==> flow/design.v (excerpt) <==
module CPU( input clk,
	input rst,
	input wire [31:0] inst,
	input wire [63:0]	main_memory_input_data_path,
	output reg[63:0] main_memory_output_data_path,
	output wire[31:0] pc_inst_addr,
	output wire		Vector_Write_Access, 
	output wire		Memory_Write_Access,
	output wire		Load_Vector_Flag,
	output wire 		Load_Word_Flag,
	output wire[11:0]	Main_Memory_Address
	);
Size in the first run: ~3,700 cells after synthesis, roughly 0.040 mm^2 of cells after synthesis.
clock: 6.14 ns
lec_check: 0
cap_margin: 20
core_margin: 2
core_utilization: 60
hold_slack_margin: 0.3
setup_slack_margin: 1.37
slew_margin: 20
run.sh (not shown) runs the stock make flow with config.mk's settings and CLKGATE_MAP_FILE=.
The first run finished but fails on negative setup slack.
Next try:
CELL_PAD_IN_SITES_DETAIL_PLACEMENT = 0   (was not set)
CORE_ASPECT_RATIO = 1.69   (was not set)
CORE_UTILIZATION = 45   (was 60)
GPL_ROUTABILITY_DRIVEN = 1   (was not set)
GPL_TIMING_DRIVEN = 1   (was not set)
HOLD_SLACK_MARGIN = not set   (was 0.3)
PLACE_DENSITY_LB_ADDON = 0.29   (was not set)
SETUP_SLACK_MARGIN = 0.24   (was 1.37)
SLEW_MARGIN = 5   (was 20)
clock period = 7.68 ns   (was 6.14 ns; I/O delays follow)
Effect:
- The changed run finished with negative setup slack left
- combinational power shrinks by 28%
- global-route usage shrinks by 14 points
- cell count came out higher by 4.1%
- clock power is lower by about 30%
- sequential power fell by about 20%
- routed wire length falls by about 5%
Next try:
ABC_AREA = 0   (was not set)
CAP_MARGIN = 35   (was 20)
CELL_PAD_IN_SITES_DETAIL_PLACEMENT = 2   (was 0)
CELL_PAD_IN_SITES_GLOBAL_PLACEMENT = 2   (was not set)
CORE_ASPECT_RATIO = 1.29   (was 1.69)
CORE_MARGIN = 4   (was 2)
CORE_UTILIZATION = 16   (was 45)
CTS_CLUSTER_SIZE = 45   (was not set)
GPL_TIMING_DRIVEN = 0   (was 1)
MIN_ROUTING_LAYER = met1   (was not set)
PLACE_DENSITY_LB_ADDON = 0.01   (was 0.29)
SETUP_SLACK_MARGIN = 3.02   (was 0.24)
SLEW_MARGIN = 15   (was 5)
TNS_END_PERCENT = 90   (was not set)
clock period = 11.7 ns   (was 7.68 ns; I/O delays follow)
After rerunning: The changed run finished with timing, DRC and antenna clean. Via count is higher by about 0.8%. Clock-buffer cell count is higher by 19. First-iteration DRC count fell by about 43%. Non-clock buffer count increases by 40. Hold slack is better by 0.057 ns. Synthesized cell count is unchanged. Global-route usage shrinks by 12 points. Clock skew is higher by 0.019 ns. Worst setup slack gets better by 2.7 ns. Die area went up to 2.8 times its value.
Next try:
ABC_AREA = not set   (was 0)
CAP_MARGIN = 15   (was 35)
CELL_PAD_IN_SITES_DETAIL_PLACEMENT = 1   (was 2)
CELL_PAD_IN_SITES_GLOBAL_PLACEMENT = not set   (was 2)
CORE_ASPECT_RATIO = not set   (was 1.29)
CORE_MARGIN = 9   (was 4)
CORE_UTILIZATION = 18   (was 16)
CTS_CLUSTER_DIAMETER = 83   (was not set)
CTS_CLUSTER_SIZE = 75   (was 45)
GPL_TIMING_DRIVEN = not set   (was 0)
MAX_ROUTING_LAYER = met5   (was not set)
MIN_ROUTING_LAYER = not set   (was met1)
PLACE_DENSITY_LB_ADDON = 0.07   (was 0.01)
SETUP_SLACK_MARGIN = 5.0   (was 3.02)
SLEW_MARGIN = 20   (was 15)
TNS_END_PERCENT = 10   (was 90)
clock period = 18.6 ns   (was 11.7 ns; I/O delays follow)
Design area drops by about 16%.
Sequential power went down by 37%.
Utilization drops by 1.1 points.
Worst setup slack is better by 4.5 ns.
Worst hold slack got worse by 0.038 ns.
Next try:
ABC_AREA = 0   (was not set)
CAP_MARGIN = 20   (was 15)
CELL_PAD_IN_SITES_DETAIL_PLACEMENT = 2   (was 1)
CELL_PAD_IN_SITES_GLOBAL_PLACEMENT = 3   (was not set)
CORE_ASPECT_RATIO = 1.5   (was not set)
CORE_MARGIN = 8   (was 9)
CORE_UTILIZATION = 40   (was 18)
CTS_CLUSTER_DIAMETER = not set   (was 83)
CTS_CLUSTER_SIZE = not set   (was 75)
GPL_TIMING_DRIVEN = 1   (was not set)
HOLD_SLACK_MARGIN = 0.25   (was not set)
MIN_ROUTING_LAYER = met1   (was not set)
PLACE_DENSITY_LB_ADDON = 0.27   (was 0.07)
SETUP_SLACK_MARGIN = 3.34   (was 5.0)
TNS_END_PERCENT = 65   (was 10)
clock period = 17.0 ns   (was 18.6 ns; I/O delays follow)
The new run finished with timing, DRC and antenna clean.
Worst hold slack degrades by 0.017 ns.
Setup slack degrades by 1.5 ns.
Cell area fell by a few percent.
Count of clock-buffer cells in the layout rose by 17.
Sequential share of layout area rose by 1.5 points.
Total power rose by roughly a tenth.
Next try:
ABC_AREA = 1   (was 0)
CAP_MARGIN = 25   (was 20)
CELL_PAD_IN_SITES_GLOBAL_PLACEMENT = 2   (was 3)
CORE_ASPECT_RATIO = 1.69   (was 1.5)
CORE_MARGIN = 2   (was 8)
CORE_UTILIZATION = 19   (was 40)
CTS_CLUSTER_SIZE = 53   (was not set)
GPL_TIMING_DRIVEN = 0   (was 1)
HOLD_SLACK_MARGIN = not set   (was 0.25)
MAX_ROUTING_LAYER = not set   (was met5)
PLACE_DENSITY_LB_ADDON = 0.29   (was 0.27)
SETUP_SLACK_MARGIN = 0.24   (was 3.34)
SLEW_MARGIN = 15   (was 20)
TNS_END_PERCENT = not set   (was 65)
clock period = 11.7 ns   (was 17.0 ns; I/O delays follow)
Die size goes up by well over a third; core utilization falls by 22 points; total power goes up by well over a third; wire length went up by well over a third; sequential power grows by well over a third; synthesized area went up by a few percent; non-clock buffer count grows by 242; final area goes up by about a fifth; sequential share of layout area falls by 4.2 points.
Power figures rest on the tool's default switching activity, not on a simulated workload.
